## config.mk

```make
export PLATFORM = sky130hd
export DESIGN_NAME = top
export DESIGN_NICKNAME = top
export VERILOG_FILES = /design/flow/design.v
export SDC_FILE = /design/flow/constraint.sdc
export NUM_CORES = 4
export LEC_CHECK = 0
export ABC_AREA = 1
export CAP_MARGIN = 40
export CORE_MARGIN = 2
export CORE_UTILIZATION = 72
export CTS_CLUSTER_SIZE = 10
export PLACE_DENSITY = 0.74
export SETUP_SLACK_MARGIN = 0.26
export SLEW_MARGIN = 20
```

## constraint.sdc

```tcl
create_clock -name core_clock -period 2.9 [get_ports {clk}]
set_input_delay 0.5800 -clock core_clock [delete_from_list [all_inputs] [get_ports {clk}]]
set_output_delay 0.5800 -clock core_clock [all_outputs]
set_load 0.01 [all_outputs]
```

## design.v

```verilog
`timescale 1ns / 100ps
module top(
     input wire clk, reset,
     input wire start, si,
     output wire [3:0] an,
     output wire [7:0] sseg
    );
wire [4:0] dig3_in, dig2_in, dig1_in, dig0_in;
wire [4:0] dig3_out, dig2_out, dig1_out, dig0_out;
LF_counter top_unit
(.clk(clk), .reset(reset), .start(start), .si(si),
.dig3(dig3_in), .dig2(dig2_in), .dig1(dig1_in), .dig0(dig0_in));
my_register register_unit
(.clk(clk), .reset(reset), .data3_in(dig3_in), .data2_in(dig2_in), .data1_in(dig1_in), .data0_in(dig0_in), 
.data3_out(dig3_out), .data2_out(dig2_out), .data1_out(dig1_out), .data0_out(dig0_out));
seg7 seg7_unit
(.clk(clk), .reset(reset), .sseg(sseg), .an(an),
.in3(dig3_out), .in2(dig2_out), .in1(dig1_out), .in0(dig0_out));  
endmodule
`timescale 1ns / 100ps
module LF_counter(
     input wire clk, reset,
     input wire start, si,
     output wire [4:0] dig3, dig2, dig1, dig0
    );
reg [2:0] state_reg, state_next;
wire [15:0] prd;
wire [19:0] dvnd, dvsr, quo;
reg prd_start, div_start, b2b_start, adj_start;
wire prd_done_tick, div_done_tick, b2b_done_tick, adj_done_tick;
wire [3:0]  bcd10, bcd9, bcd8, bcd7, bcd6, bcd5, bcd4, bcd3, bcd2, bcd1, bcd0;
localparam [2:0] idle = 3'b000,
                 count = 3'b001,
                 frq = 3'b010,
                 b2b = 3'b011,
                 adjust = 3'b100;
counter counter_unit
(.clk(clk), .reset(reset), .start(prd_start), .si(si), .ready(),
.done_tick(prd_done_tick), .prd(prd));
division #(.W(20), .CBIT(6)) div_unit
(.clk(clk), .reset(reset), .start(div_start), .dvnd(dvnd), .dvsr(dvsr),
.quo(quo), .rmd(), .ready(), .done_tick(div_done_tick));
BCD b2b_unit
(.clk(clk), .reset(reset), .start(b2b_start), .bin(quo[19:0]), .ready(),
.done_tick(b2b_done_tick), .bcd10(bcd10), .bcd9(bcd9), .bcd8(bcd8), .bcd7(bcd7), .bcd6(bcd6), 
.bcd5(bcd5), .bcd4(bcd4),  .bcd3(bcd3), .bcd2(bcd2), .bcd1(bcd1), .bcd0(bcd0));
adjust adjust_unit
(.clk(clk), .reset(reset), .bcd10(bcd10), .bcd9(bcd9), .bcd8(bcd8), .bcd7(bcd7), .bcd6(bcd6),
.bcd5(bcd5), .bcd4(bcd4),  .bcd3(bcd3), .bcd2(bcd2), .bcd1(bcd1), .bcd0(bcd0), .done_tick(adj_done_tick), .start(adj_start),
.dig3(dig3), .dig2(dig2), .dig1(dig1), .dig0(dig0));
assign dvnd = 20'd1000000;  
assign dvsr =  prd;
always @(posedge clk)
  if (reset)
    state_reg <= idle;
  else
    state_reg <= state_next;
always @*
  begin
    state_next = state_reg;
    prd_start = 1'b0;
    div_start = 1'b0;
    b2b_start = 1'b0;
    adj_start = 1'b0;
      case (state_reg)
        idle: if (start) begin
              prd_start = 1'b1;
              state_next = count; end
        count: if (prd_done_tick) begin
               div_start = 1'b1;
               state_next = frq; end
        frq: if (div_done_tick) begin
             b2b_start = 1'b1;
             state_next = b2b; end
        b2b: if (b2b_done_tick) begin
             adj_start = 1'b1;
             state_next = adjust; end
        adjust: if (adj_done_tick)
                state_next = idle;
        default: state_next = idle;
      endcase
  end 
endmodule
`timescale 1ns / 100ps
module counter(
    input wire clk, reset,
    input wire start, si,
    output reg ready, done_tick,
    output wire [19:0] prd
    );
localparam [15:0] MAX_COUNTER_NUMBER = 50;  
reg [1:0] state_reg, state_next;
reg [6:0] t_reg, t_next;  
reg [19:0] p_reg, p_next;  
reg delay_reg;
wire edg;   
localparam [1:0] idle = 2'b00,
                 waite = 2'b01, 
                 count = 2'b10,
                 done = 2'b11;
always @(posedge clk)
  if (reset)
    begin
      state_reg <= idle;
      t_reg <= 0;
      p_reg <= 0;
      delay_reg <= 0;
    end
  else
    begin
      state_reg <= state_next;
      t_reg <= t_next;
      p_reg <= p_next;
      delay_reg <= si; 
    end
 assign edg = ~delay_reg & si;
always @*
  begin
    state_next = state_reg;
    ready = 1'b0;
    done_tick = 1'b0;
    t_next = t_reg;
    p_next = p_reg;
    case (state_reg)
      idle: begin ready = 1'b1;
              if (start == 1)
                state_next = waite;
            end
      waite: if (edg == 1) begin  
             state_next = count;
             t_next = 0;
             p_next = 0; end
      count: if (edg == 1)  
               state_next = done;
             else begin  
               t_next = t_reg + 1;
                 if (t_reg == MAX_COUNTER_NUMBER - 1) begin
                   t_next = 0;
                   p_next = p_reg + 1; end
               end
       done: begin done_tick = 1'b1;
               state_next = idle; end
       default: state_next = idle;
     endcase
  end
assign prd = p_reg;
endmodule
`timescale 1ns / 100ps
module division
#(
parameter W = 8,
         CBIT = 4  
 )
(
    input wire clk, reset,
    input wire start,
    input wire [W-1:0] dvsr, dvnd,
    output reg ready, done_tick,
    output wire [W-1:0] quo, rmd
    );
reg [1:0] state_reg, state_next;
reg [W-1:0] rh_reg, rh_next, rl_reg, rl_next, rh_tmp;
reg [W-1:0] d_reg, d_next;
reg [CBIT-1:0] n_reg, n_next;
reg q_bit;
localparam [1:0] idle = 2'b00,
                 op = 2'b01,
                 last = 2'b10,
                 done = 2'b11;
always @(posedge clk)
  if (reset)
    begin
      state_reg <= idle;
      rh_reg <= 0;
      rl_reg <= 0;
      n_reg <= 0;
      d_reg <= 0;
    end
  else
    begin
      state_reg <= state_next;
      rh_reg <= rh_next;
      rl_reg <= rl_next;
      d_reg <= d_next;
      n_reg <= n_next;
    end
always @*
  begin
    ready = 1'b0;
    done_tick = 1'b0;
    state_next = state_reg;
    n_next = n_reg;
    d_next = d_reg;
    rh_next = rh_reg;
    rl_next = rl_reg;
    case (state_reg)
      idle: begin ready = 1'b1;
              if (start) begin
                rh_next = 0;
                rl_next = dvnd;  
                d_next = dvsr;  
                n_next = W;  
                state_next = op; end end
      op: begin  
          rl_next = {rl_reg [W-2:0], q_bit};
          rh_next = {rh_tmp [W-2:0], rl_reg[W-1]};
          n_next = n_reg - 1;
            if (n_reg == 1) state_next = last;
          end
      last: begin
              rl_next = {rl_reg[W-2:0], q_bit};
              rh_next = rh_tmp;
              state_next = done; end
      done: begin 
              done_tick = 1'b1;
              state_next = idle; end
      default: state_next = idle;
   endcase
  end
always @*
  if (rh_reg >= d_reg) begin
    rh_tmp = rh_reg - d_reg;
    q_bit = 1'b1; end
  else begin
    rh_tmp = rh_reg;
    q_bit = 1'b0; end
assign quo = rl_reg;
assign rmd = rh_reg;
endmodule
`timescale 1ns / 100ps
module BCD(
    input wire [19:0] bin,
    input wire clk, reset, start,
    output reg ready, done_tick,
    output wire [3:0] bcd10, bcd9, bcd8, bcd7, bcd6, bcd5, bcd4, bcd3, bcd2, bcd1, bcd0
    );
reg [19:0] p2s_reg, p2s_next;  
reg [1:0] state_reg, state_next;
reg [3:0] bcd10_reg, bcd9_reg, bcd8_reg, bcd7_reg, bcd6_reg, bcd5_reg, bcd4_reg, bcd3_reg, bcd2_reg, bcd1_reg, bcd0_reg;
wire [3:0] bcd10_tmp, bcd9_tmp, bcd8_tmp, bcd7_tmp, bcd6_tmp, bcd5_tmp, bcd4_tmp, bcd3_tmp, bcd2_tmp, bcd1_tmp, bcd0_tmp;
reg [3:0] bcd10_next, bcd9_next, bcd8_next, bcd7_next, bcd6_next, bcd5_next, bcd4_next, bcd3_next, bcd2_next, bcd1_next, bcd0_next;
reg [6:0] n_reg, n_next;  
 localparam [1:0] idle = 2'b00,
                  op = 2'b01,
                  done = 2'b10;
always @(posedge clk)
  begin
    if (reset)
      begin
        p2s_reg <= 0;
        state_reg <= idle;
        n_reg <= 0;
        bcd10_reg <= 0;
        bcd9_reg <= 0;
        bcd8_reg <= 0;
        bcd7_reg <= 0;
        bcd6_reg <= 0;
        bcd5_reg <= 0;
        bcd4_reg <= 0;
        bcd3_reg <= 0;
        bcd2_reg <= 0;
        bcd1_reg <= 0;
        bcd0_reg <= 0;
      end
    else
      begin
         p2s_reg <= p2s_next;
         state_reg <= state_next;
         n_reg <= n_next;
         bcd10_reg <= bcd10_next;
         bcd9_reg <= bcd9_next;
         bcd8_reg <= bcd8_next;
         bcd7_reg <= bcd7_next;
         bcd6_reg <= bcd6_next;
         bcd5_reg <= bcd5_next;
         bcd4_reg <= bcd4_next;
         bcd3_reg <= bcd3_next;
         bcd2_reg <= bcd2_next;
         bcd1_reg <= bcd1_next;
         bcd0_reg <= bcd0_next;
       end
   end
always @*
  begin
    state_next = state_reg;
    p2s_next = p2s_reg;
    n_next = n_reg;
    bcd10_next = bcd10_reg;
    bcd9_next = bcd9_reg;
    bcd8_next = bcd8_reg;
    bcd7_next = bcd7_reg;
    bcd6_next = bcd6_reg;
    bcd5_next = bcd5_reg;
    bcd4_next = bcd4_reg;
    bcd3_next = bcd3_reg;
    bcd2_next = bcd2_reg;
    bcd1_next = bcd1_reg;
    bcd0_next = bcd0_reg;
    ready = 1'b0;
    done_tick = 1'b0;
      case (state_reg)
        idle: begin ready = 1'b1;
               if (start == 1'b1) begin
               state_next = op;
               n_next = 6'b010100;  
               bcd10_next = 0;
               bcd9_next = 0;
               bcd8_next = 0;
               bcd7_next = 0;
               bcd6_next = 0;
               bcd5_next = 0;
               bcd4_next = 0;
               bcd3_next = 0;
               bcd2_next = 0;
               bcd1_next = 0;
               bcd0_next = 0;
               p2s_next = bin; end end
        op: begin p2s_next = p2s_reg << 1;
            bcd0_next = {bcd0_tmp [2:0], p2s_reg [19]};
            bcd1_next = {bcd1_tmp [2:0], bcd0_tmp [3]};
            bcd2_next = {bcd2_tmp [2:0], bcd1_tmp [3]};
            bcd3_next = {bcd3_tmp [2:0], bcd2_tmp [3]};
            bcd4_next = {bcd4_tmp [2:0], bcd3_tmp [3]};
            bcd5_next = {bcd5_tmp [2:0], bcd4_tmp [3]};
            bcd6_next = {bcd6_tmp [2:0], bcd5_tmp [3]};
            bcd7_next = {bcd7_tmp [2:0], bcd6_tmp [3]};
            bcd8_next = {bcd8_tmp [2:0], bcd7_tmp [3]};
            bcd9_next = {bcd9_tmp [2:0], bcd8_tmp [3]};
            bcd10_next = {bcd10_tmp [2:0], bcd9_tmp [3]};
            n_next = n_reg - 1;
              if (n_next == 0)
                state_next = done;
            end
        done: begin done_tick = 1'b1;
              state_next = idle; end
        default: state_next = idle;
      endcase
  end
assign bcd0_tmp = (bcd0_reg > 4) ? bcd0_reg + 3 : bcd0_reg;
assign bcd1_tmp = (bcd1_reg > 4) ? bcd1_reg + 3 : bcd1_reg;
assign bcd2_tmp = (bcd2_reg > 4) ? bcd2_reg + 3 : bcd2_reg;
assign bcd3_tmp = (bcd3_reg > 4) ? bcd3_reg + 3 : bcd3_reg;
assign bcd4_tmp = (bcd4_reg > 4) ? bcd4_reg + 3 : bcd4_reg;
assign bcd5_tmp = (bcd5_reg > 4) ? bcd5_reg + 3 : bcd5_reg;
assign bcd6_tmp = (bcd6_reg > 4) ? bcd6_reg + 3 : bcd6_reg;
assign bcd7_tmp = (bcd7_reg > 4) ? bcd7_reg + 3 : bcd7_reg;
assign bcd8_tmp = (bcd8_reg > 4) ? bcd8_reg + 3 : bcd8_reg;
assign bcd9_tmp = (bcd9_reg > 4) ? bcd9_reg + 3 : bcd9_reg;
assign bcd10_tmp = (bcd10_reg > 4) ? bcd10_reg + 3 : bcd10_reg;
assign bcd10 = bcd10_reg;
assign bcd9 = bcd9_reg;
assign bcd8 = bcd8_reg;
assign bcd7 = bcd7_reg;
assign bcd6 = bcd6_reg;
assign bcd5 = bcd5_reg;
assign bcd4 = bcd4_reg;
assign bcd3 = bcd3_reg;
assign bcd2 = bcd2_reg;
assign bcd1 = bcd1_reg;
assign bcd0 = bcd0_reg;
endmodule
`timescale 1ns / 100ps
module adjust(
    input wire clk, reset,
    input wire start,
    input wire [3:0] bcd10, bcd9, bcd8, bcd7, bcd6, bcd5, bcd4, bcd3, bcd2, bcd1, bcd0,
    output wire [4:0] dig3, dig2, dig1, dig0,
    output reg done_tick, ready
    );
reg [1:0] state_reg, state_next;
reg [4:0] bcd10_reg, bcd9_reg, bcd8_reg, bcd7_reg, bcd6_reg, bcd5_reg, bcd4_reg, bcd3_reg, bcd2_reg, bcd1_reg, bcd0_reg;
reg [4:0] bcd10_next, bcd9_next, bcd8_next, bcd7_next, bcd6_next, bcd5_next, bcd4_next, bcd3_next, bcd2_next, bcd1_next, bcd0_next;
localparam [1:0] idle = 2'b00,
                 op = 2'b01,
                 done = 2'b10;
always @(posedge clk)
  if (reset)
    begin
      state_reg <= 0;
      bcd0_reg <= 0;
      bcd1_reg <= 0;
      bcd2_reg <= 0;
      bcd3_reg <= 0;
      bcd4_reg <= 0;
      bcd5_reg <= 0;
      bcd6_reg <= 0;
      bcd7_reg <= 0;
      bcd8_reg <= 0;
      bcd9_reg <= 0;
      bcd10_reg <= 0;
    end
  else
    begin
      state_reg <= state_next;
      bcd0_reg <= bcd0_next;
      bcd1_reg <= bcd1_next;
      bcd2_reg <= bcd2_next;
      bcd3_reg <= bcd3_next;
      bcd4_reg <= bcd4_next;
      bcd5_reg <= bcd5_next;
      bcd6_reg <= bcd6_next;
      bcd7_reg <= bcd7_next;
      bcd8_reg <= bcd8_next;
      bcd9_reg <= bcd9_next;
      bcd10_reg <= bcd10_next;
    end
always @*
  begin
    state_next = state_reg;
    bcd0_next = bcd0_reg;
    bcd1_next = bcd1_reg;
    bcd2_next = bcd2_reg;
    bcd3_next = bcd3_reg;
    bcd4_next = bcd4_reg;
    bcd5_next = bcd5_reg;
    bcd6_next = bcd6_reg;
    bcd7_next = bcd7_reg;
    bcd8_next = bcd8_reg;
    bcd9_next = bcd9_reg;
    bcd10_next = bcd10_reg;
    done_tick = 1'b0;
    ready = 1'b0;
      case (state_reg) idle: begin ready = 1'b1;
                               if (start == 1'b1) begin
                               bcd0_next = {1'b1, bcd0};
                               bcd1_next = {1'b0, bcd1};
                               bcd2_next = {1'b0, bcd2};
                               bcd3_next = {1'b0, bcd3};
                               bcd4_next = {1'b0, bcd4};
                               bcd5_next = {1'b0, bcd5};
                               bcd6_next = {1'b0, bcd6};
                               bcd7_next = {1'b0, bcd7};
                               bcd8_next = {1'b0, bcd8};
                               bcd9_next = {1'b0, bcd9};
                               bcd10_next = {1'b0, bcd10};
                               state_next = op; end
                             else state_next = idle; end
                       op: if (bcd10_next == 0) begin
                             {bcd10_next, bcd9_next, bcd8_next, bcd7_next, bcd6_next, bcd5_next, bcd4_next, bcd3_next, bcd2_next, bcd1_next, bcd0_next} =
                             {bcd10_next, bcd9_next, bcd8_next, bcd7_next, bcd6_next, bcd5_next, bcd4_next, bcd3_next, bcd2_next, bcd1_next, bcd0_next} << 5;
                             end
                           else
                             state_next = done;
                      done: begin done_tick = 1'b1;
                            state_next = idle; end
                      default: state_next = idle;
        endcase
  end
assign dig3 = bcd10_reg;
assign dig2 = bcd9_reg;
assign dig1 = bcd8_reg;
assign dig0 = bcd7_reg; 
endmodule
`timescale 1ns / 100ps
module my_register(
    input wire clk, reset,
    input wire [4:0] data3_in, data2_in, data1_in, data0_in,
    output reg [4:0] data3_out, data2_out, data1_out, data0_out
    );
always @(posedge clk)
  if (reset)
    begin
      data3_out <= 0; 
      data2_out <= 0;  
      data1_out <= 0;  
      data0_out <= 0;
    end
  else
    begin
      data3_out <= data3_in;   
      data2_out <= data2_in; 
      data1_out <= data1_in; 
      data0_out <= data0_in;   
    end
endmodule
`timescale 1ns / 100ps
module seg7(
    input wire clk, reset,
    input wire [4:0] in3, in2, in1, in0,
    output reg [3:0] an,  
    output reg [7:0] sseg  
    );
localparam N = 18;
reg [N-1:0] q_reg;
wire [N-1:0] q_next;
reg [3:0] hex_in;
wire [3:0] digit3, digit2, digit1, digit0;
wire  dot3, dot2, dot1, dot0;
reg dot;
assign digit3 = in3 [3:0];
assign digit2 = in2 [3:0];
assign digit1 = in1 [3:0];
assign digit0 = in0 [3:0];
assign dot3 = in3 [4];
assign dot2 = in2 [4];
assign dot1 = in1 [4];
assign dot0 = in0 [4];
always @(posedge clk)
  if (reset)
    q_reg <= 0; 
  else
    q_reg <= q_next;
assign q_next = q_reg + 1;
always @*
begin
  case (q_reg[N-1:N-2])
    2'b00:
      begin
        an = 4'b1110;
        hex_in = digit0;
        dot = dot0;
      end
    2'b01:
      begin
        an = 4'b1101;
        hex_in = digit1;
        dot = dot1;
      end
    2'b10:
      begin
        an = 4'b1011;
        hex_in = digit2;
        dot = dot2;
      end
    default:
      begin
        an = 4'b0111;
        hex_in = digit3;
        dot = dot3;
      end
    endcase
end
always @*
  begin
    case (hex_in)
      4'h0: sseg [6:0] = 7'b1111110;
      4'h1: sseg [6:0] = 7'b0110000;
      4'h2: sseg [6:0] = 7'b1101101;
      4'h3: sseg [6:0] = 7'b1111001;
      4'h4: sseg [6:0] = 7'b0110011;
      4'h5: sseg [6:0] = 7'b1011011;
      4'h6: sseg [6:0] = 7'b1011111;
      4'h7: sseg [6:0] = 7'b1110000;
      4'h8: sseg [6:0] = 7'b1111111;
      4'h9: sseg [6:0] = 7'b1111011;
      4'ha: sseg [6:0] = 7'b1110111;
      4'hb: sseg [6:0] = 7'b0011111;
      4'hc: sseg [6:0] = 7'b1001110;
      4'hd: sseg [6:0] = 7'b0111101;
      4'he: sseg [6:0] = 7'b1001111;
      default: sseg [6:0] =  7'b1000111;  
    endcase
    sseg[7] = dot;
  end
endmodule
```

## run.sh

```bash
#!/bin/bash
# the make line also repeats each setting of config.mk as NAME=value (left out here)
make -C /OpenROAD-flow-scripts/flow DESIGN_CONFIG=/design/flow/config.mk WORK_HOME=/design/flow/orfs CLKGATE_MAP_FILE= finish
```

==> impl_metrics.yaml, run 1 <==
# yosys + openroad results
run_status:
  status: "finished clean"
timing:
  finalWorstSetupSlack_ns: 0.105
  setup_viol: 0
  min_period_over_period: 0.964
  rsz0062_at_grt: "yes"
  fin_setup_tns_ns: 0
  hold_ws_ns: 0.413
  slew_viol_final: 0
  hold_viol: 0
  period_needed_ns: 2.80
  max_slew.worst_pin.slew_ns: 0.680
  max_freq_mhz: 358
  slew_headroom: 0.546
  finClkSkew_ns: 0.0151
power:
  power_combinational_uw: 883
  leakage_nw: 5.92
  maxPowerGroup: "registers"
  comb_power_share: 0.111
  ir_drop_mv: 0.447
  power.density_mw_per_mm2: 538
  power_frac_seq: 0.470
  swShare: 0.249
  clock_power_mw: 3.35
  pg_seq_mw: 3.75
  totalPowerFinal_mw: 7.99
  p_int_mw: 6.00
  switchingPower_mw: 1.99
  p_clk_frac: 0.420
die:
  core_mm2: 0.0185
  die_height_um: 141
  ios: 16
  chip_area_mm2: 0.0198
  fp-utilization: 0.728
  row_count: 50
  die_w_um: 141
logic_synthesis:
  synth_compound_gate_area_share: 0.173
  syn_area_per_cell_um2: 6.94
  syn_area_mm2: 0.0135
  synthCells: 1943
  synth.most_common_cell: "nand2_1"
  yosys.area_share.xor_xnor: 0.0136
  synth_seq_share: 0.399
  synthArstFlopShare: 0
  ys_warn_count: 8
  mux_share: 0
  ys_chip_area_mm2: 0.0135
  syn-num-nets: 1990
  ys_ff: 269
  simple_gate_share: 0.272
  synth.logic.top_family: "simple AND/OR/NAND/NOR gates"
  largest_area_cell: "dfxtp_1"
  area_leaders: "dfxtp_1 (40%), nand2_1 (12%), inv_1 (7.1%)"
  top_area_frac: 0.399
  synth.distinct_cells: 49
  enable_flop_cells: 0
  synth_top_flop_cell: "dfxtp_1"
  ys_sh_adder: 0.0405
  top_cells_by_count: "nand2_1 (438), dfxtp_1 (269), inv_1 (254), a21oi_1 (185), nor2_1 (170)"
  ys_cells: 1943
global_routing:
  grt_antenna_before_repair: 0
  grt_pass1_vias: 11600
  grt_max_degree: 70
  track_usage: 0.311
  grt_pass1_wl_mm: 52.7
  grt_overflow: 0
worst_hold_path:
  hold_path_depth: 2
  min_to: "register_unit.data2_out[1]"
  hold_start: "reset"
  hp-class: "in2reg"
clocking:
  numCtsBuffers: 31
  htree_levels: 1
  clk_latency_ns: 0.54
  cts_tree: "built"
  holdBufCountCts: 0
  cts.root.buffer_cell: "clkbuf_16"
  cts.sinks: 269
  path_clk_slew_ns: 0.06
  clockBufferDepth: 3
critical_path:
  r2r_slack_ns: 0.43
  crit_path_max_fanout: 6
  critPathTopFamily: "buffers and inverters"
  reg2regPathDepth: 14
  path_cells: "buf_6 -> nor2_4 -> nand2_2 -> nand3_2 -> o21ai_4 -> buf_4 -> ha_1 -> nand2_1 -> nor2_1 -> a31oi_1 -> buf_2"
  cp_num_buf_inv: 3
  cp.depth: 11
  timing.rr.start: "top_unit.div_unit.rh_reg[0]"
  critPathCaptureType: "primary output"
  arrival_ns: 2.22
  startpoint_type: "flip-flop"
  crit_path_end: "sseg[2]"
  critPathKind: "reg2out"
  r2r-end: "top_unit.div_unit.rh_reg[15]"
  required_ns: 2.32
  cp_slowest_stage_delay_ns: 0.38
  slowest_stage: "dfxtp_4"
  worstSetupStartpoint: "seg7_unit.q_reg[16]"
drt:
  drt_iter0_drc: 839
  routedWlPerCell_um: 14.2
  drc: 0
  vias: 12500
  via_per_inst: 5.72
  wirelength_mm: 31.1
  drt_pass1_iterations: 5
  num_antenna_cells: 0
  antenna_left: 0
place:
  port-buffer-count: 15
  dp_slack_ns: 0.0401
  place_hpwl_mm: 20.2
  dp_cells: 2136
  place_congestion: 0.988
  post_dp_cell_area_mm2: 0.0138
layout:
  stdcell_area_mm2: 0.0149
  final_core_util: 0.802
  layout-area-overhead-vs-synth_pct: 10.2
  final_nets: 1997
  layoutNonFillerInstCount: 2187
job:
  warnings: 39
  cap_viol_max_count: 0
per-layer routing:
layer / part of all wire / global-route usage / routed length [um] / up-vias
li1: - / - / - / 6326
met4: 0.018 / 0.0779 / 550 / 0
met1: 0.46 / 0.424 / 14200 / 5766
met5: 0 / 0 / 0 / -
met3: 0.050 / 0.0370 / 1560 / 56
met2: 0.47 / 0.531 / 14800 / 363
final cells by class:
| cell class | count | area, um2 |
|---|---|---|
| Tap cell | 234 | 293 |
| Timing Repair Buffer | 58 | 484 |
| Clock buffer | 34 | 797 |
| Clock inverter | 2 | 35.0 |
| Fill cell | 1376 | 3660 |
| Inverter | 263 | 990 |
| Sequential cell | 269 | 5390 |
| Multi-Input combinational cell | 1327 | 6860 |
timing repair:
action,4_1_cts,5_1_grt
gates resized,63,17
buffers inserted,10,5
pin swaps,9,6
setup endpoints to repair,8,8
==> run 2, diff against run 1 <==
Settings changed: ABC_AREA 1 to unset, CAP_MARGIN 40 to 15, CELL_PAD_IN_SITES_DETAIL_PLACEMENT set to 0, CORE_UTILIZATION 72 to 65, CTS_CLUSTER_SIZE 10 to 99, HOLD_SLACK_MARGIN set to 0.26, MAX_ROUTING_LAYER set to met5, PLACE_DENSITY 0.74 to unset, SETUP_SLACK_MARGIN 0.26 to 1.07.
Clock period 2.9 ns to 3.79 ns, I/O delays scaled along.
==> impl_metrics.yaml, run 2 <==
# yosys + openroad results
critical_path:
  reg2regPathDepth: 9
  r2r_slack_ns: 1.12
  critPathCaptureType: "primary output"
  worstSetupStartpoint: "seg7_unit.q_reg[16]"
  cp.depth: 6
  critPathKind: "reg2out"
  arrival_ns: 2.44
  cp_num_buf_inv: 3
  r2r-end: "top_unit.div_unit.rh_reg[16]"
  required_ns: 3.03
  startpoint_type: "flip-flop"
  path_cells: "mux4_2 -> ha_4 -> inv_2 -> mux4_2 -> inv_2 -> buf_6"
  crit_path_end: "sseg[3]"
  slowest_stage: "mux4_2"
  cp_slowest_stage_delay_ns: 0.59
  critPathTopFamily: "multiplexers"
  timing.rr.start: "top_unit.div_unit.d_reg[3]"
  crit_path_max_fanout: 4
power:
  power_frac_seq: 0.478
  p_clk_frac: 0.503
  comb_power_share: 0.019
  leakage_nw: 5.04
  clock_power_mw: 3.00
  maxPowerGroup: "the clock network"
  swShare: 0.204
  power_combinational_uw: 112
  pg_seq_mw: 2.85
  switchingPower_mw: 1.21
  p_int_mw: 4.75
  power.density_mw_per_mm2: 410
  ir_drop_mv: 0.470
drt:
  route.met3.wl_mm: 1.19
  drt_iter0_drc: 650
  routedWlPerCell_um: 15.1
  drc: 0
  top_layer: "met4"
  met2_length_mm: 12.4
  drt_pass1_iterations: 5
  antenna_left: 0
  via_per_inst: 5.73
  wirelength_mm: 26.9
  wirelength_met1_mm: 12.9
  num_antenna_cells: 0
  vias: 10200
global_routing:
  grt_pass1_vias: 9492
  grt_pass1_wl_mm: 44.2
  grt_max_degree: 121
  grt_antenna_before_repair: 0
  grt_overflow: 0
  track_usage: 0.254
run_status:
  status: "finished clean"
timing:
  setup_viol: 0
  max_slew.worst_pin.slew_ns: 0.990
  max_freq_mhz: 312
  min_period_over_period: 0.844
  rsz0062_at_grt: "yes"
  period_needed_ns: 3.20
  hold_viol: 0
  slew_headroom: 0.338
  slew_viol_final: 0
  finClkSkew_ns: 0.0102
  fin_setup_tns_ns: 0
die:
  core_mm2: 0.0193
  chip_area_mm2: 0.0206
  fp-utilization: 0.658
  die_height_um: 144
  row_count: 51
  die_w_um: 144
  ios: 16
logic_synthesis:
  top_cells_by_count: "dfxtp_1 (269), nor2_1 (202), nand2_1 (116), a21oi_1 (106), inv_1 (76)"
  mux_share: 0.0662
  synth.distinct_cells: 74
  ys_ff: 269
  synthArstFlopShare: 0
  ys_warn_count: 8
  simple_gate_share: 0.198
  top_area_frac: 0.425
  synth_seq_share: 0.425
  ys_cells: 1492
  enable_flop_cells: 0
  syn_area_mm2: 0.0127
  yosys.area_share.xor_xnor: 0.0414
  synth_compound_gate_area_share: 0.178
  ys_sh_adder: 0.0430
  syn-num-nets: 1539
  largest_area_cell: "dfxtp_1"
  synth_top_flop_cell: "dfxtp_1"
  synthCells: 1492
  synth.most_common_cell: "dfxtp_1"
  syn_area_per_cell_um2: 8.50
  area_leaders: "dfxtp_1 (42%), nor2_1 (6.0%), mux2i_1 (5.3%)"
  ys_chip_area_mm2: 0.0127
  synth.logic.top_family: "simple AND/OR/NAND/NOR gates"
place:
  place_hpwl_mm: 16.8
  port-buffer-count: 15
  place_congestion: 0.831
clocking:
  cts.sinks: 269
  path_clk_slew_ns: 0.06
  holdBufCountCts: 0
  clk_latency_ns: 0.53
  clockBufferDepth: 3
  cts_tree: "built"
  numCtsBuffers: 29
  cts.root.buffer_cell: "clkbuf_16"
  htree_levels: 1
worst_hold_path:
  hold_start: "top_unit.div_unit.d_reg[13]"
  min_to: "top_unit.div_unit.d_reg[13]"
  hp-class: "reg2reg"
  hold_path_depth: 2
layout:
  regArea_mm2: 0.00540
  layout-area-overhead-vs-synth_pct: 14.7
  final_nets: 1546
  logic_area_mm2: 0.00695
  fillCellCount: 1423
  final_core_util: 0.755
job:
  warnings: 41
  cap_viol_max_count: 0
## run 2: per-layer routing
| metal | track usage | vias to the layer above |
|---|---|---|
| met1 | 0.354 | 4729 |
| met4 | 0.0516 | 0 |
| met5 | 0 | - |
| met3 | 0.0347 | 29 |
| met2 | 0.427 | 196 |
| li1 | - | 5268 |
## run 2: cell type report
type,instances,share of cell area
clock buffer,38,0.0570
clock inverter,14,0.0139
inverter,76,0.0196
multi-input combinational,1062,0.478
sequential,269,0.371
tap,265,0.0228
timing repair buffer,61,0.0373
## run 2: timing repair
item,4_1_cts,5_1_grt
setup endpoints to repair,27,61
cloned,0,2
pin swaps,8,10
endpoints found under the hold margin,0,0
setup buffers,18,7
gates resized,47,43
## run 2: stage by stage
step	cell area [um2]	hold slack, ns	cells	setup slack (ns)	power (mW)
floorplan	12700	0.423	1492	1.09	2.99
global placement	13000	0.437	1706	0.651	3.02
detailed placement	13000	0.445	1706	0.636	3.02
CTS	14300	0.457	1776	0.594	5.99
global route	14500	0.477	1785	0.510	6.12
finish	14500	0.453	1785	0.590	5.96
==> run 3, diff against run 2 <==
Settings changed: CAP_MARGIN 15 to 20, CELL_PAD_IN_SITES_DETAIL_PLACEMENT 0 to unset, CORE_UTILIZATION 65 to 64, CTS_CLUSTER_SIZE 99 to unset, HOLD_SLACK_MARGIN 0.26 to unset, MAX_ROUTING_LAYER met5 to unset, SETUP_SLACK_MARGIN 1.07 to unset.
Clock period 3.79 ns to 3.54 ns, I/O delays scaled along.
==> impl_metrics.yaml, run 3 <==
# yosys + openroad results
die:
  die_height_um: 145
  die_w_um: 145
  chip_area_mm2: 0.0210
  row_count: 51
  ios: 16
  core_mm2: 0.0195
  fp-utilization: 0.651
logic_synthesis:
  synth_compound_gate_area_share: 0.178
  synth.most_common_cell: "dfxtp_1"
  synth_top_flop_cell: "dfxtp_1"
  ys_warn_count: 8
  syn_area_per_cell_um2: 8.50
  yosys.area_share.xor_xnor: 0.0414
  syn_area_mm2: 0.0127
  area_leaders: "dfxtp_1 (42%), nor2_1 (6.0%), mux2i_1 (5.3%)"
  synth_seq_share: 0.425
  ys_cells: 1492
  top_area_frac: 0.425
  simple_gate_share: 0.198
  top_cells_by_count: "dfxtp_1 (269), nor2_1 (202), nand2_1 (116), a21oi_1 (106), inv_1 (76)"
  ys_chip_area_mm2: 0.0127
  largest_area_cell: "dfxtp_1"
  ys_sh_adder: 0.0430
  synth.distinct_cells: 74
  enable_flop_cells: 0
  synthArstFlopShare: 0
  synthCells: 1492
  syn-num-nets: 1539
  mux_share: 0.0662
  synth.logic.top_family: "simple AND/OR/NAND/NOR gates"
  ys_ff: 269
drt:
  routedWlPerCell_um: 14.7
  drt_iter0_drc: 531
  via_per_inst: 5.78
  drc: 0
  antenna_left: 0
  vias: 10200
  num_antenna_cells: 0
  wirelength_mm: 25.8
  drt_pass1_iterations: 5
layout:
  final_nets: 1523
  layout-area-overhead-vs-synth_pct: 10.2
  stdcell_area_mm2: 0.0140
  fillCellCount: 1575
clocking:
  path_clk_slew_ns: 0.06
  htree_levels: 1
  cts_tree: "built"
  cts.root.buffer_cell: "clkbuf_16"
  cts.sinks: 269
  numCtsBuffers: 28
  clockBufferDepth: 3
  clk_latency_ns: 0.54
timing:
  finClkSkew_ns: 0.0155
  rsz0062_at_grt: "no"
  fin_setup_tns_ns: 0
  slew_headroom: 0.381
  hold_viol: 0
  period_needed_ns: 3.42
  setup_viol: 0
  slew_viol_final: 0
  max_freq_mhz: 293
  max_slew.worst_pin.slew_ns: 0.925
  min_period_over_period: 0.965
place:
  place_hpwl_mm: 17.0
  post_dp_cell_area_mm2: 0.0130
  port-buffer-count: 15
  place_congestion: 0.832
global_routing:
  grt_overflow: 0
  grt_pass1_wl_mm: 43.6
  grt_antenna_before_repair: 0
  grt_max_degree: 101
  track_usage: 0.248
  grt_pass1_vias: 9217
critical_path:
  cp_num_buf_inv: 2
  r2r_slack_ns: 0.60
  crit_path_end: "sseg[1]"
  critPathKind: "reg2out"
  r2r-end: "top_unit.div_unit.rh_reg[7]"
  worstSetupStartpoint: "seg7_unit.q_reg[16]"
  reg2regPathDepth: 10
  path_cells: "buf_4 -> mux4_2 -> mux2_2 -> a21oi_1 -> clkdlybuf4s50_1"
  cp.depth: 5
  arrival_ns: 2.71
  crit_path_max_fanout: 10
  critPathCaptureType: "primary output"
  slowest_stage: "mux4_2"
  startpoint_type: "flip-flop"
  cp_slowest_stage_delay_ns: 0.63
  critPathTopFamily: "multiplexers"
  required_ns: 2.83
  timing.rr.start: "top_unit.div_unit.rh_reg[0]"
power:
  comb_power_share: 0.019
  power_combinational_uw: 115
  power_frac_seq: 0.503
  swShare: 0.208
  ir_drop_mv: 0.325
  switchingPower_mw: 1.26
  leakage_nw: 4.82
  p_clk_frac: 0.478
  clock_power_mw: 2.89
  maxPowerGroup: "registers"
  power.density_mw_per_mm2: 434
  p_int_mw: 4.80
  pg_seq_mw: 3.05
job:
  cap_viol_max_count: 0
  warnings: 39
worst_hold_path:
  hold_start: "top_unit.div_unit.d_reg[2]"
  hold_path_depth: 2
  hp-class: "reg2reg"
  min_to: "top_unit.div_unit.d_reg[2]"
run_status:
  status: "finished clean"
-- run 3: timing repair --
| item | 4_1_cts | 5_1_grt |
|---|---|---|
| buffers inserted | 3 | 0 |
| cloned | 0 | 0 |
| setup endpoints to repair | 3 | 1 |
| hold buffers | 0 | 0 |
| resized | 4 | 1 |
-- run 3: layer usage --
| layer | share of wire | up-vias | global-route usage |
|---|---|---|---|
| met5 | 0 | - | 0 |
| met4 | 0.014 | 0 | 0.0557 |
| met3 | 0.045 | 29 | 0.0329 |
| met2 | 0.45 | 172 | 0.405 |
| met1 | 0.49 | 4734 | 0.351 |
| li1 | - | 5221 | - |
-- run 3: stage by stage --
step	total power [mW]	instances	setup WS [ns]	hold slack, ns	util
floorplan	3.20	1492	0.639	0.423	-
global placement	3.23	1708	0.455	0.438	0.670
detailed placement	3.23	1708	0.436	0.441	0.670
CTS	6.11	1756	0.0210	0.456	0.718
global route	6.25	1756	0.00386	0.470	0.718
finish	6.06	1756	0.123	0.454	0.718
-- run 3: layout make-up --
type                            count  area [um2]  area share
Multi-Input combinational cell   1061        6700       0.479
Sequential cell                   269        5390       0.386
Clock buffer                       38         810      0.0579
Timing Repair Buffer               40         365      0.0261
Tap cell                          265         332      0.0237
Inverter                           76         285      0.0204
Clock inverter                      7        93.8     0.00672
==> run 4, diff against run 3 <==
Settings changed: ABC_AREA set to 1, CAP_MARGIN 20 to 30, CORE_ASPECT_RATIO set to 0.74, CORE_UTILIZATION 64 to 44, GPL_ROUTABILITY_DRIVEN set to 0, GPL_TIMING_DRIVEN set to 0, HOLD_SLACK_MARGIN set to 0.19, MAX_ROUTING_LAYER set to met5, PLACE_DENSITY set to 0.35, SLEW_MARGIN 20 to 35, TNS_END_PERCENT set to 70.
Clock period 3.54 ns to 3.01 ns, I/O delays scaled along.
==> impl_metrics.yaml, run 4 <==
# yosys + openroad results
run_status:
  status: "finished clean"
drt:
  drt_pass1_iterations: 5
  drt_iter0_drc: 937
  num_antenna_cells: 0
  routedWlPerCell_um: 15.6
  vias: 12400
  antenna_left: 0
  via_per_inst: 5.11
  drc: 0
  wirelength_mm: 37.8
global_routing:
  use_met2: 0.314
  grt_pass1_vias: 11100
  grt_antenna_before_repair: 0
  use_met3: 0.0339
  track_usage: 0.232
  top_usage_layer: "met1"
  grt_overflow: 0
  met1_usage: 0.383
  grt_pass1_wl_mm: 60.2
  grt_max_degree: 16
logic_synthesis:
  syn_area_mm2: 0.0135
  synth_seq_share: 0.399
  synthArstFlopShare: 0
  ys_cells: 1943
  yosys.area_share.xor_xnor: 0.0136
  top_area_frac: 0.399
  ys_ff: 269
  synth.logic.top_family: "simple AND/OR/NAND/NOR gates"
  ys_warn_count: 8
  top_cells_by_count: "nand2_1 (438), dfxtp_1 (269), inv_1 (254), a21oi_1 (185), nor2_1 (170)"
  syn-num-nets: 1990
  simple_gate_share: 0.272
  ys_chip_area_mm2: 0.0135
  largest_area_cell: "dfxtp_1"
  synth_top_flop_cell: "dfxtp_1"
  synth.most_common_cell: "nand2_1"
  enable_flop_cells: 0
  syn_area_per_cell_um2: 6.94
  synth_compound_gate_area_share: 0.173
  synth.distinct_cells: 49
  area_leaders: "dfxtp_1 (40%), nand2_1 (12%), inv_1 (7.1%)"
  mux_share: 0
  synthCells: 1943
  ys_sh_adder: 0.0405
place:
  post_dp_cell_area_mm2: 0.0141
  dp_cells: 2357
  port-buffer-count: 15
  place_hpwl_mm: 28.2
critical_path:
  path_cells: "buf_6 -> nor2_4 -> nand2_1 -> nand3_2 -> o21ai_4 -> buf_4 -> ha_2 -> or2_0 -> a31oi_1 -> buf_2"
  critPathKind: "reg2out"
  reg2regPathDepth: 15
  critPathTopFamily: "simple AND/OR/NAND/NOR gates"
  slowest_stage: "dfxtp_2"
  required_ns: 2.41
  cp_slowest_stage_delay_ns: 0.32
  crit_path_end: "sseg[3]"
  crit_path_max_fanout: 8
  critPathCaptureType: "primary output"
  startpoint_type: "flip-flop"
  r2r_slack_ns: 0.58
  arrival_ns: 2.31
  cp_num_buf_inv: 3
  timing.rr.start: "top_unit.div_unit.d_reg[2]"
  cp.depth: 10
  worstSetupStartpoint: "seg7_unit.q_reg[16]"
  r2r-end: "top_unit.div_unit.rh_reg[9]"
timing:
  hold_viol: 0
  min_period_over_period: 0.968
  setup_viol: 0
  finClkSkew_ns: 0.0167
  slew_headroom: 0.418
  period_needed_ns: 2.91
  max_slew.worst_pin.slew_ns: 0.873
  max_freq_mhz: 343
  slew_viol_final: 0
power:
  totalPowerFinal_mw: 8.32
  clock_power_mw: 3.81
  power_frac_seq: 0.434
  maxPowerGroup: "the clock network"
  leakage_nw: 6.02
  power_combinational_uw: 906
  switchingPower_mw: 2.18
  pg_seq_mw: 3.61
  comb_power_share: 0.109
  p_clk_frac: 0.457
  ir_drop_mv: 0.494
  p_int_mw: 6.14
  swShare: 0.262
  power.density_mw_per_mm2: 545
clocking:
  holdBufCountCts: 0
  htree_levels: 1
  clk_latency_ns: 0.57
  clockBufferDepth: 3
  numCtsBuffers: 29
  cts.root.buffer_cell: "clkbuf_16"
  cts_tree: "built"
  cts.sinks: 269
  path_clk_slew_ns: 0.06
die:
  ios: 16
  fp-utilization: 0.444
  die_w_um: 208
  row_count: 55
  chip_area_mm2: 0.0321
  die_height_um: 155
  core_mm2: 0.0303
job:
  cap_viol_max_count: 0
  warnings: 37
layout:
  layoutNonFillerInstCount: 2420
  stdcell_area_mm2: 0.0153
  final_core_util: 0.503
  final_nets: 2045
  layout-area-overhead-vs-synth_pct: 13.3
  fillCellCount: 3108
worst_hold_path:
  hold_start: "top_unit.adjust_unit.bcd10_reg[3]"
  hold_path_depth: 2
  min_to: "register_unit.data3_out[3]"
  hp-class: "reg2reg"
run 4: routing by layer:
metal / wire length [um] / share of wire
met2: 14200 / 0.37
met4: 445 / 0.012
met5: 0 / 0
met3: 2050 / 0.054
met1: 21200 / 0.56
run 4: through the flow:
step	TNS (ns)	setup slack, ns	hold WS [ns]
global placement	-1.11	-0.204	0.434
finish	0	0.0971	0.437
detailed placement	-0.980	-0.187	0.432
CTS	0	0.0357	0.441
floorplan	0	0.523	0.411
global route	-0.00787	-0.00787	0.455
run 4: timing repair:
| action | CTS | global route |
|---|---|---|
| gates cloned | 0 | 1 |
| endpoints found under the setup margin | 7 | 7 |
| gates resized | 30 | 13 |
| pin swaps | 2 | 6 |
| setup buffers | 5 | 3 |
run 4: layout make-up:
type	instances	area, um2	area share
clock buffers	39	823	0.0539
repair buffers	24	198	0.0129
clock inverters	15	198	0.0129
plain buffers	84	393	0.0257
inverters	263	987	0.0646
multi-input cells	1327	6790	0.445
flip-flops and latches	269	5390	0.353
well taps	399	499	0.0327
==> run 5, diff against run 4 <==
Settings changed: CAP_MARGIN 30 to 20, CORE_ASPECT_RATIO 0.74 to unset, CORE_UTILIZATION 44 to 72, CTS_CLUSTER_DIAMETER set to 37, CTS_CLUSTER_SIZE set to 100, GPL_ROUTABILITY_DRIVEN 0 to unset, GPL_TIMING_DRIVEN 0 to unset, HOLD_SLACK_MARGIN 0.19 to unset, MAX_ROUTING_LAYER met5 to unset, PLACE_DENSITY 0.35 to unset, PLACE_DENSITY_LB_ADDON set to 0.07, SETUP_SLACK_MARGIN set to 0.74, SLEW_MARGIN 35 to 5, TNS_END_PERCENT 70 to unset.
Clock period 3.01 ns to 2.9 ns, I/O delays scaled along.
==> impl_metrics.yaml, run 5 <==
# yosys + openroad results
run_status:
  status: "finished clean"
critical_path:
  reg2regPathDepth: 16
  crit_path_end: "sseg[4]"
  critPathTopFamily: "simple AND/OR/NAND/NOR gates"
  worstSetupStartpoint: "seg7_unit.q_reg[17]"
  startpoint_type: "flip-flop"
  cp.depth: 10
  r2r_slack_ns: 0.73
  path_cells: "inv_2 -> nor2_4 -> nand2_2 -> nand3_4 -> o21ai_4 -> buf_4 -> ha_2 -> nor3_2 -> a31oi_1 -> buf_2"
  cp_slowest_stage_delay_ns: 0.43
  cp_num_buf_inv: 3
  timing.rr.start: "top_unit.div_unit.rh_reg[0]"
  critPathCaptureType: "primary output"
  critPathKind: "reg2out"
  slowest_stage: "dfxtp_4"
  crit_path_max_fanout: 6
  r2r-end: "top_unit.div_unit.rh_reg[9]"
  arrival_ns: 2.20
  required_ns: 2.32
timing:
  rsz0062_at_grt: "yes"
  finClkSkew_ns: 0.0269
  max_freq_mhz: 360
  period_needed_ns: 2.78
  min_period_over_period: 0.959
  slew_headroom: 0.585
  hold_viol: 0
  slew_viol_final: 0
  hold_ws_ns: 0.437
  setup_viol: 0
  fin_setup_tns_ns: 0
  max_slew.worst_pin.slew_ns: 0.622
worst_hold_path:
  hold_start: "top_unit.adjust_unit.bcd10_reg[4]"
  min_to: "register_unit.data3_out[4]"
  hold_path_depth: 2
  hp-class: "reg2reg"
power:
  p_int_mw: 6.75
  switchingPower_mw: 2.56
  power.density_mw_per_mm2: 588
  power_frac_seq: 0.403
  ir_drop_mv: 0.501
  clock_power_mw: 4.49
  swShare: 0.275
  totalPowerFinal_mw: 9.31
  pg_seq_mw: 3.75
  power_combinational_mw: 1.07
  p_clk_frac: 0.482
  comb_power_share: 0.115
  leakage_nw: 6.26
  maxPowerGroup: "the clock network"
die:
  die_height_um: 141
  row_count: 50
  ios: 16
  core_mm2: 0.0185
  die_w_um: 141
  chip_area_mm2: 0.0198
  fp-utilization: 0.728
logic_synthesis:
  area_leaders: "dfxtp_1 (40%), nand2_1 (12%), inv_1 (7.1%)"
  enable_flop_cells: 0
  top_area_frac: 0.399
  synth.most_common_cell: "nand2_1"
  synthArstFlopShare: 0
  synth_top_flop_cell: "dfxtp_1"
  syn-num-nets: 1990
  syn_area_mm2: 0.0135
  ys_chip_area_mm2: 0.0135
  ys_ff: 269
  yosys.area_share.xor_xnor: 0.0136
  ys_cells: 1943
  synth.distinct_cells: 49
  synthCells: 1943
  simple_gate_share: 0.272
  synth.logic.top_family: "simple AND/OR/NAND/NOR gates"
  ys_warn_count: 8
  top_cells_by_count: "nand2_1 (438), dfxtp_1 (269), inv_1 (254), a21oi_1 (185), nor2_1 (170)"
  synth_compound_gate_area_share: 0.173
  ys_sh_adder: 0.0405
  synth_seq_share: 0.399
  largest_area_cell: "dfxtp_1"
  mux_share: 0
  syn_area_per_cell_um2: 6.94
layout:
  layout-area-overhead-vs-synth_pct: 17.5
  stdcell_area_mm2: 0.0158
  layoutNonFillerInstCount: 2236
  final_nets: 2022
global_routing:
  grt_pass1_wl_mm: 55.9
  grt_antenna_before_repair: 0
  grt_overflow: 0
  use_met3: 0.0448
  use_met2: 0.585
  grt_max_degree: 75
  grt_pass1_vias: 12200
  top_usage_layer: "met2"
  met1_usage: 0.420
  track_usage: 0.333
job:
  cap_viol_max_count: 0
  warnings: 38
drt:
  routedWlPerCell_um: 15.8
  drc: 0
  num_antenna_cells: 0
  wirelength_mm: 35.3
  drt_pass1_iterations: 9
  drt_iter0_drc: 1223
  via_per_inst: 5.95
  antenna_left: 0
  vias: 13300
clocking:
  clk_latency_ns: 0.53
  cts.root.buffer_cell: "clkbuf_16"
  numCtsBuffers: 37
  cts.sinks: 269
  cts_tree: "built"
  path_clk_slew_ns: 0.05
  htree_levels: 2
  clockBufferDepth: 3
  holdBufCountCts: 0
place:
  dp_cells: 2132
  place_hpwl_mm: 20.1
  place_congestion: 0.959
  post_dp_cell_area_mm2: 0.0138
  port-buffer-count: 15
==> run 5: layout make-up <==
class / instances / area (um2)
Multi-Input combinational cell: 1327 / 7240
Inverter: 263 / 1000
Sequential cell: 269 / 5400
Tap cell: 234 / 293
Timing Repair Buffer: 77 / 646
Clock buffer: 41 / 941
Clock inverter: 25 / 315
Fill cell: 1084 / 2680
==> run 5: repair_timing <==
item / in CTS / in global routing
setup endpoints to repair: 29 / 68
pin swaps: 20 / 29
buffers inserted: 23 / 15
gates resized: 96 / 76
==> run 5: through the flow <==
stage | util | worst slack, ns
floorplan | - | 0.706
global placement | 0.744 | 0.0660
detailed placement | 0.744 | -0.0431
CTS | 0.832 | 0.190
global route | 0.855 | 0.0524
finish | 0.855 | 0.120
==> run 5: metal layers <==
metal | share of wire | routed length (um)
met1 | 0.42 | 14700
met3 | 0.067 | 2380
met5 | 0 | 0
met2 | 0.48 | 17100
met4 | 0.033 | 1160
==> run 6, diff against run 5 <==
Settings changed: CAP_MARGIN 20 to 0, CORE_ASPECT_RATIO set to 0.74, CORE_UTILIZATION 72 to 25, CTS_CLUSTER_DIAMETER 37 to unset, CTS_CLUSTER_SIZE 100 to unset, HOLD_SLACK_MARGIN set to 0.19, PLACE_DENSITY_LB_ADDON 0.07 to unset, SETUP_SLACK_MARGIN 0.74 to -0.08, SLEW_MARGIN 5 to 20.
Clock period 2.9 ns to 10.0 ns, I/O delays scaled along.
==> impl_metrics.yaml, run 6 <==
# yosys + openroad results
run_status:
  status: "finished clean"
power:
  pg_seq_mw: 1.09
  maxPowerGroup: "registers"
  p_clk_frac: 0.448
  power.density_mw_per_mm2: 160
  swShare: 0.256
  clock_power_mw: 1.08
  power_combinational_uw: 248
  ir_drop_mv: 0.117
  leakage_nw: 5.74
  power_frac_seq: 0.450
  switchingPower_uw: 620
  comb_power_share: 0.102
  p_int_mw: 1.80
clocking:
  clockBufferDepth: 3
  cts.sinks: 269
  cts_tree: "built"
  cts_resized: 0
  postCtsSetupBuffers: 0
  clk_latency_ns: 0.56
  path_clk_slew_ns: 0.06
  htree_levels: 1
  cts.root.buffer_cell: "clkbuf_16"
  numCtsBuffers: 28
  holdBufCountCts: 0
timing:
  min_period_over_period: 0.525
  max_slew.worst_pin.slew_ns: 1.01
  period_needed_ns: 5.25
  slew_viol_final: 0
  slew_headroom: 0.323
  fin_setup_tns_ns: 0
  finClkSkew_ns: 0.0112
  rsz0062_at_grt: "no"
  max_freq_mhz: 190
  hold_viol: 0
  setup_viol: 0
  hold_ws_ns: 0.436
  finalWorstSetupSlack_ns: 4.75
logic_synthesis:
  ys_warn_count: 8
  syn_area_mm2: 0.0135
  top_area_frac: 0.399
  synth.distinct_cells: 49
  synthArstFlopShare: 0
  simple_gate_share: 0.272
  synthCells: 1943
  top_cells_by_count: "nand2_1 (438), dfxtp_1 (269), inv_1 (254), a21oi_1 (185), nor2_1 (170)"
  yosys.area_share.xor_xnor: 0.0136
  ys_cells: 1943
  area_leaders: "dfxtp_1 (40%), nand2_1 (12%), inv_1 (7.1%)"
  synth_top_flop_cell: "dfxtp_1"
  synth.logic.top_family: "simple AND/OR/NAND/NOR gates"
  synth_seq_share: 0.399
  ys_sh_adder: 0.0405
  mux_share: 0
  ys_chip_area_mm2: 0.0135
  synth_compound_gate_area_share: 0.173
  syn_area_per_cell_um2: 6.94
  syn-num-nets: 1990
  enable_flop_cells: 0
  synth.most_common_cell: "nand2_1"
  ys_ff: 269
  largest_area_cell: "dfxtp_1"
critical_path:
  worstSetupStartpoint: "seg7_unit.q_reg[16]"
  cp_common_cell: "nand2_1"
  required_ns: 8.00
  path_cells: "nand2_1 -> o21ai_0 -> inv_1 -> ha_1 -> nand2_1 -> nand2_1 -> a21oi_1 -> a31oi_1 -> clkdlybuf4s50_1"
  crit_path_end: "sseg[3]"
  startpoint_type: "flip-flop"
  r2r_slack_ns: 6.95
  arrival_ns: 3.25
  timing.rr.start: "top_unit.counter_unit.state_reg[3]"
  critPathCaptureType: "primary output"
  crit_path_max_fanout: 11
  reg2regPathDepth: 6
  r2r-end: "top_unit.div_unit.rl_reg[5]"
  cp_slowest_stage_delay_ns: 0.57
  cp.depth: 9
  slowest_stage: "o21ai_0"
  critPathKind: "reg2out"
  critPathTopFamily: "AND-OR/OR-AND gates"
  cp_num_buf_inv: 2
die:
  die_height_um: 204
  fp-utilization: 0.252
  ios: 16
  core_mm2: 0.0535
  die_w_um: 274
  chip_area_mm2: 0.0558
  row_count: 73
job:
  cap_viol_max_count: 0
  warnings: 35
global_routing:
  grt_overflow: 0
  grt_max_degree: 91
  grt_pass1_wl_mm: 52.8
  track_usage: 0.111
  grt_pass1_vias: 10900
  grt_antenna_before_repair: 0
worst_hold_path:
  min_to: "register_unit.data0_out[4]"
  hold_path_depth: 2
  hp-class: "reg2reg"
  hold_start: "top_unit.adjust_unit.bcd7_reg[4]"
place:
  place_hpwl_mm: 20.9
  port-buffer-count: 15
  dp_slack_ns: 5.32
  place_congestion: 0.894
drt:
  antenna_left: 0
  drc: 0
  via_per_inst: 4.54
  drt_pass1_iterations: 6
  routedWlPerCell_um: 11.8
  vias: 12000
  wirelength_mm: 31.1
  drt_iter0_drc: 803
  num_antenna_cells: 0
layout:
  final_core_util: 0.283
  layout-area-overhead-vs-synth_pct: 12.3
  fillCellCount: 5837
  logic_area_mm2: 0.00674
  final_nets: 1955
  regArea_mm2: 0.00539
-- run 6: stage by stage --
step / instances / area (um2) / total power [mW]
global route: 2641 / 15100 / 2.52
detailed placement: 2590 / 14200 / 1.36
global placement: 2590 / 14200 / 1.35
CTS: 2641 / 15100 / 2.45
finish: 2641 / 15100 / 2.42
floorplan: 1943 / 13500 / 1.31
-- run 6: final cells by class --
class                           count  share of cell area
Multi-Input combinational cell   1327               0.445
Sequential cell                   269               0.356
Inverter                          263              0.0653
Tap cell                          712              0.0588
Clock buffer                       40              0.0539
Timing Repair Buffer               19              0.0117
Clock inverter                     11             0.00967
-- run 6: routing by layer --
metal | vias up | global-route usage | part of all wire
met3 | 41 | 0.0175 | 0.047
met1 | 5473 | 0.162 | 0.53
met4 | 0 | 0.0274 | 0.020
met5 | - | 0 | 0
met2 | 213 | 0.168 | 0.40
li1 | 6254 | - | -
==> run 7, diff against run 6 <==
Settings changed: ABC_AREA 1 to 0, CAP_MARGIN 0 to 15, CELL_PAD_IN_SITES_DETAIL_PLACEMENT set to 0, CORE_ASPECT_RATIO 0.74 to unset, CORE_UTILIZATION 25 to 72, CTS_CLUSTER_DIAMETER set to 342, CTS_CLUSTER_SIZE set to 15, GPL_ROUTABILITY_DRIVEN set to 0, HOLD_SLACK_MARGIN 0.19 to unset, MAX_ROUTING_LAYER set to met5, PLACE_DENSITY_LB_ADDON set to 0.06, SETUP_SLACK_MARGIN -0.08 to 0.38, SLEW_MARGIN 20 to 40.
Clock period 10.0 ns to 2.9 ns, I/O delays scaled along.
==> impl_metrics.yaml, run 7 <==
# yosys + openroad results
clocking:
  htree_levels: 1
  cts.sinks: 269
  holdBufCountCts: 0
  path_clk_slew_ns: 0.06
  cts.root.buffer_cell: "clkbuf_16"
  numCtsBuffers: 21
  clk_latency_ns: 0.51
  cts_tree: "built"
  clockBufferDepth: 3
power:
  p_clk_frac: 0.396
  switchingPower_mw: 1.37
  clock_power_mw: 2.54
  p_int_mw: 5.04
  power_combinational_uw: 152
  swShare: 0.213
  power.density_mw_per_mm2: 448
  leakage_nw: 4.91
  maxPowerGroup: "registers"
  totalPowerFinal_mw: 6.41
  pg_seq_mw: 3.72
  power_frac_seq: 0.580
  comb_power_share: 0.024
  ir_drop_mv: 0.548
critical_path:
  cp.depth: 8
  arrival_ns: 2.48
  timing.rr.start: "top_unit.div_unit.d_reg[14]"
  startpoint_type: "flip-flop"
  slowest_stage: "mux4_2"
  required_ns: 2.32
  path_cells: "buf_4 -> buf_6 -> mux4_2 -> buf_6 -> nand2_1 -> a21oi_1 -> or3_1 -> buf_2"
  crit_path_max_fanout: 4
  cp_num_buf_inv: 4
  r2r_slack_ns: 0.27
  r2r-end: "top_unit.div_unit.rh_reg[18]"
  critPathCaptureType: "primary output"
  crit_path_end: "sseg[6]"
  critPathKind: "reg2out"
  cp_common_cell: "buf_6"
  reg2regPathDepth: 9
  critPathTopFamily: "multiplexers"
  cp_slowest_stage_delay_ns: 0.55
  worstSetupStartpoint: "seg7_unit.q_reg[16]"
layout:
  final_nets: 1554
  layout-area-overhead-vs-synth_pct: 12.9
  stdcell_area_mm2: 0.0143
  fillCellCount: 1034
logic_synthesis:
  ys_sh_adder: 0.0430
  synth.distinct_cells: 74
  ys_chip_area_mm2: 0.0127
  synth_top_flop_cell: "dfxtp_1"
  mux_share: 0.0662
  synth.logic.top_family: "simple AND/OR/NAND/NOR gates"
  largest_area_cell: "dfxtp_1"
  ys_cells: 1492
  synth_seq_share: 0.425
  ys_warn_count: 8
  top_cells_by_count: "dfxtp_1 (269), nor2_1 (202), nand2_1 (116), a21oi_1 (106), inv_1 (76)"
  yosys.area_share.xor_xnor: 0.0414
  enable_flop_cells: 0
  ys_ff: 269
  synthCells: 1492
  synthArstFlopShare: 0
  synth_compound_gate_area_share: 0.178
  simple_gate_share: 0.198
  top_area_frac: 0.425
  syn_area_per_cell_um2: 8.50
  syn_area_mm2: 0.0127
  area_leaders: "dfxtp_1 (42%), nor2_1 (6.0%), mux2i_1 (5.3%)"
  synth.most_common_cell: "dfxtp_1"
  syn-num-nets: 1539
timing:
  period_needed_ns: 3.06
  finClkSkew_ns: 0.0125
  setup_viol: 3
  finalWorstSetupSlack_ns: -0.165
  rsz0062_at_grt: "yes"
  hold_viol: 0
  max_slew.worst_pin.slew_ns: 0.661
  fin_setup_tns_ns: -0.379
  hold_ws_ns: 0.453
  slew_viol_final: 0
  max_freq_mhz: 326
  min_period_over_period: 1.06
  slew_headroom: 0.559
worst_hold_path:
  hold_path_depth: 2
  hold_start: "top_unit.div_unit.d_reg[6]"
  hp-class: "reg2reg"
  min_to: "top_unit.div_unit.d_reg[6]"
drt:
  drt_pass1_iterations: 6
  num_antenna_cells: 0
  vias: 10800
  drt_iter0_drc: 931
  wirelength_mm: 29.2
  routedWlPerCell_um: 16.9
  route.met3.wl_mm: 1.54
  wirelength_met1_mm: 12.6
  met2_length_mm: 14.2
  antenna_left: 0
  drc: 0
  via_per_inst: 6.24
  top_layer: "met4"
global_routing:
  grt_overflow: 0
  grt_pass1_wl_mm: 46.4
  grt_pass1_vias: 9986
  grt_antenna_before_repair: 0
  grt_max_degree: 108
  track_usage: 0.297
die:
  ios: 16
  chip_area_mm2: 0.0187
  core_mm2: 0.0172
  row_count: 48
  fp-utilization: 0.736
  die_height_um: 137
  die_w_um: 137
run_status:
  status: "failed layout checks"
  so_faults: "setup timing"
job:
  warnings: 41
  cap_viol_max_count: 0
place:
  dp_slack_ns: -0.126
  port-buffer-count: 15
  place_hpwl_mm: 17.5
  post_dp_cell_area_mm2: 0.0131
-- run 7: layout make-up --
cell class,instances,area (um2),area share
multi-input cells,1061,7130,0.498
flip-flops and latches,269,5410,0.378
repair buffers,78,663,0.0463
clock buffers,22,529,0.0370
inverters,76,295,0.0206
well taps,225,282,0.0197
clock inverters,1,8.76,0.000612
-- run 7: what timing repair did --
action,CTS,global route
buffers inserted,15,12
pin swaps,20,27
gates resized,92,51
setup endpoints to repair,23,23
endpoints found under the hold margin,0,0
gates cloned,0,1
-- run 7: layer usage --
metal	GRT usage	vias up
met4	0.0891	0
met5	0	-
met2	0.520	346
met3	0.0348	89
li1	-	5254
met1	0.385	5122
-- run 7: metrics by stage --
step                       util  instances
after floorplan               -       1492
after global placement    0.759       1681
after detailed placement  0.759       1681
after CTS                 0.813       1719
after global routing      0.831       1732
final                     0.831       1732
==> run 8, diff against run 7 <==
Settings changed: CAP_MARGIN 15 to 5, CELL_PAD_IN_SITES_DETAIL_PLACEMENT 0 to 2, CELL_PAD_IN_SITES_GLOBAL_PLACEMENT set to 3, CORE_UTILIZATION 72 to 40, CTS_CLUSTER_DIAMETER 342 to unset, CTS_CLUSTER_SIZE 15 to 99, GPL_ROUTABILITY_DRIVEN 0 to unset, HOLD_SLACK_MARGIN set to 0.26, MIN_ROUTING_LAYER set to met2, PLACE_DENSITY set to 0.83, PLACE_DENSITY_LB_ADDON 0.06 to unset, SETUP_SLACK_MARGIN 0.38 to 0.97, SLEW_MARGIN 40 to 20, TNS_END_PERCENT set to 30.
Clock period 2.9 ns to 4.67 ns, I/O delays scaled along.
==> impl_metrics.yaml, run 8 <==
# yosys + openroad results
global_routing:
  grt_antenna_before_repair: 0
  grt_pass1_vias: 16900
  track_usage: 0.323
  grt_pass1_wl_mm: 59.1
  grt_max_degree: 85
  grt_overflow: 0
power:
  ir_drop_mv: 0.285
  switchingPower_mw: 1.12
  power_combinational_uw: 90.5
  power_frac_seq: 0.465
  comb_power_share: 0.018
  power.density_mw_per_mm2: 347
  totalPowerFinal_mw: 4.97
  p_clk_frac: 0.517
  swShare: 0.224
  p_int_mw: 3.86
  leakage_nw: 4.93
  maxPowerGroup: "the clock network"
  pg_seq_mw: 2.31
  clock_power_mw: 2.57
logic_synthesis:
  largest_area_cell: "dfxtp_1"
  synth_seq_share: 0.425
  ys_chip_area_mm2: 0.0127
  ys_cells: 1492
  synth_top_flop_cell: "dfxtp_1"
  ys_ff: 269
  top_cells_by_count: "dfxtp_1 (269), nor2_1 (202), nand2_1 (116), a21oi_1 (106), inv_1 (76)"
  syn_area_mm2: 0.0127
  syn_area_per_cell_um2: 8.50
  synth.most_common_cell: "dfxtp_1"
  synth_compound_gate_area_share: 0.178
  top_area_frac: 0.425
  ys_sh_adder: 0.0430
  synth.logic.top_family: "simple AND/OR/NAND/NOR gates"
  synth.distinct_cells: 74
  simple_gate_share: 0.198
  area_leaders: "dfxtp_1 (42%), nor2_1 (6.0%), mux2i_1 (5.3%)"
  enable_flop_cells: 0
  syn-num-nets: 1539
  mux_share: 0.0662
  ys_warn_count: 8
  yosys.area_share.xor_xnor: 0.0414
  synthCells: 1492
  synthArstFlopShare: 0
timing:
  max_freq_mhz: 263
  hold_viol: 0
  finalWorstSetupSlack_ns: 0.869
  period_needed_ns: 3.80
  slew_headroom: 0.267
  min_period_over_period: 0.814
  rsz0062_at_grt: "yes"
  max_slew.worst_pin.slew_ns: 1.09
  fin_setup_tns_ns: 0
  slew_viol_final: 0
  setup_viol: 0
  finClkSkew_ns: 0.00972
clocking:
  cts.root.buffer_cell: "clkbuf_16"
  cts_tree: "built"
  clk_latency_ns: 0.57
  holdBufCountCts: 0
  htree_levels: 1
  numCtsBuffers: 31
  path_clk_slew_ns: 0.06
  cts.sinks: 269
  clockBufferDepth: 3
critical_path:
  r2r_slack_ns: 1.27
  critPathCaptureType: "primary output"
  cp_num_buf_inv: 2
  reg2regPathDepth: 7
  arrival_ns: 2.87
  critPathTopFamily: "buffers and inverters"
  crit_path_end: "sseg[6]"
  critPathKind: "reg2out"
  path_cells: "buf_4 -> mux4_2 -> or2_2 -> a21oi_1 -> or3_1 -> clkdlybuf4s50_1"
  cp.depth: 6
  worstSetupStartpoint: "seg7_unit.q_reg[16]"
  required_ns: 3.74
  crit_path_max_fanout: 7
  cp_slowest_stage_delay_ns: 0.62
  r2r-end: "top_unit.div_unit.rh_reg[16]"
  startpoint_type: "flip-flop"
  slowest_stage: "mux4_2"
  timing.rr.start: "top_unit.div_unit.rh_reg[8]"
run_status:
  status: "finished clean"
worst_hold_path:
  min_to: "top_unit.div_unit.d_reg[13]"
  hp-class: "reg2reg"
  hold_path_depth: 2
  hold_start: "top_unit.div_unit.d_reg[13]"
drt:
  wirelength_mm: 36.0
  drc: 0
  num_antenna_cells: 0
  drt_pass1_iterations: 6
  antenna_left: 0
  routedWlPerCell_um: 18.8
  vias: 14600
  via_per_inst: 7.63
  drt_iter0_drc: 1316
job:
  cap_viol_max_count: 0
  warnings: 39
layout:
  final_nets: 1529
  fillCellCount: 3496
  layout-area-overhead-vs-synth_pct: 12.9
  final_core_util: 0.456
die:
  ios: 16
  core_mm2: 0.0314
  row_count: 65
  die_w_um: 182
  chip_area_mm2: 0.0331
  die_height_um: 182
  fp-utilization: 0.404
place:
  place_congestion: 0.774
  port-buffer-count: 15
  place_hpwl_mm: 22.8
  dp_slack_ns: 1.07
[run 8: final cells by class]
| type | count | area [um2] | share of cell area |
|---|---|---|---|
| clock buffers | 40 | 870 | 0.0607 |
| clock inverters | 18 | 209 | 0.0146 |
| inverters | 76 | 285 | 0.0199 |
| multi-input cells | 1061 | 6700 | 0.468 |
| flip-flops and latches | 269 | 5390 | 0.377 |
| well taps | 402 | 503 | 0.0351 |
| repair buffers | 43 | 362 | 0.0253 |
[run 8: through the flow]
stage,cells,hold WS [ns],area (um2)
after floorplan,1492,0.423,12700
after global placement,1840,0.439,13100
after detailed placement,1840,0.450,13100
after CTS,1904,0.461,14300
after global routing,1909,0.478,14300
final,1909,0.458,14300
[run 8: repair_timing]
item	in CTS	in global routing
buffers inserted	6	5
pin swaps	0	1
setup endpoints to repair	7	5
gates resized	5	1
gates cloned	0	0
[run 8: metal layers]
| layer | GRT usage | share of wire | up-vias |
|---|---|---|---|
| met2 | 0.409 | 0.56 | 4036 |
| met4 | 0.0361 | 0.036 | 0 |
| met1 | - | 0 | 5175 |
| met3 | 0.432 | 0.40 | 187 |
| met5 | 0.0104 | 0 | - |
| li1 | - | - | 5165 |
Power is estimated from default activity; no workload was simulated.
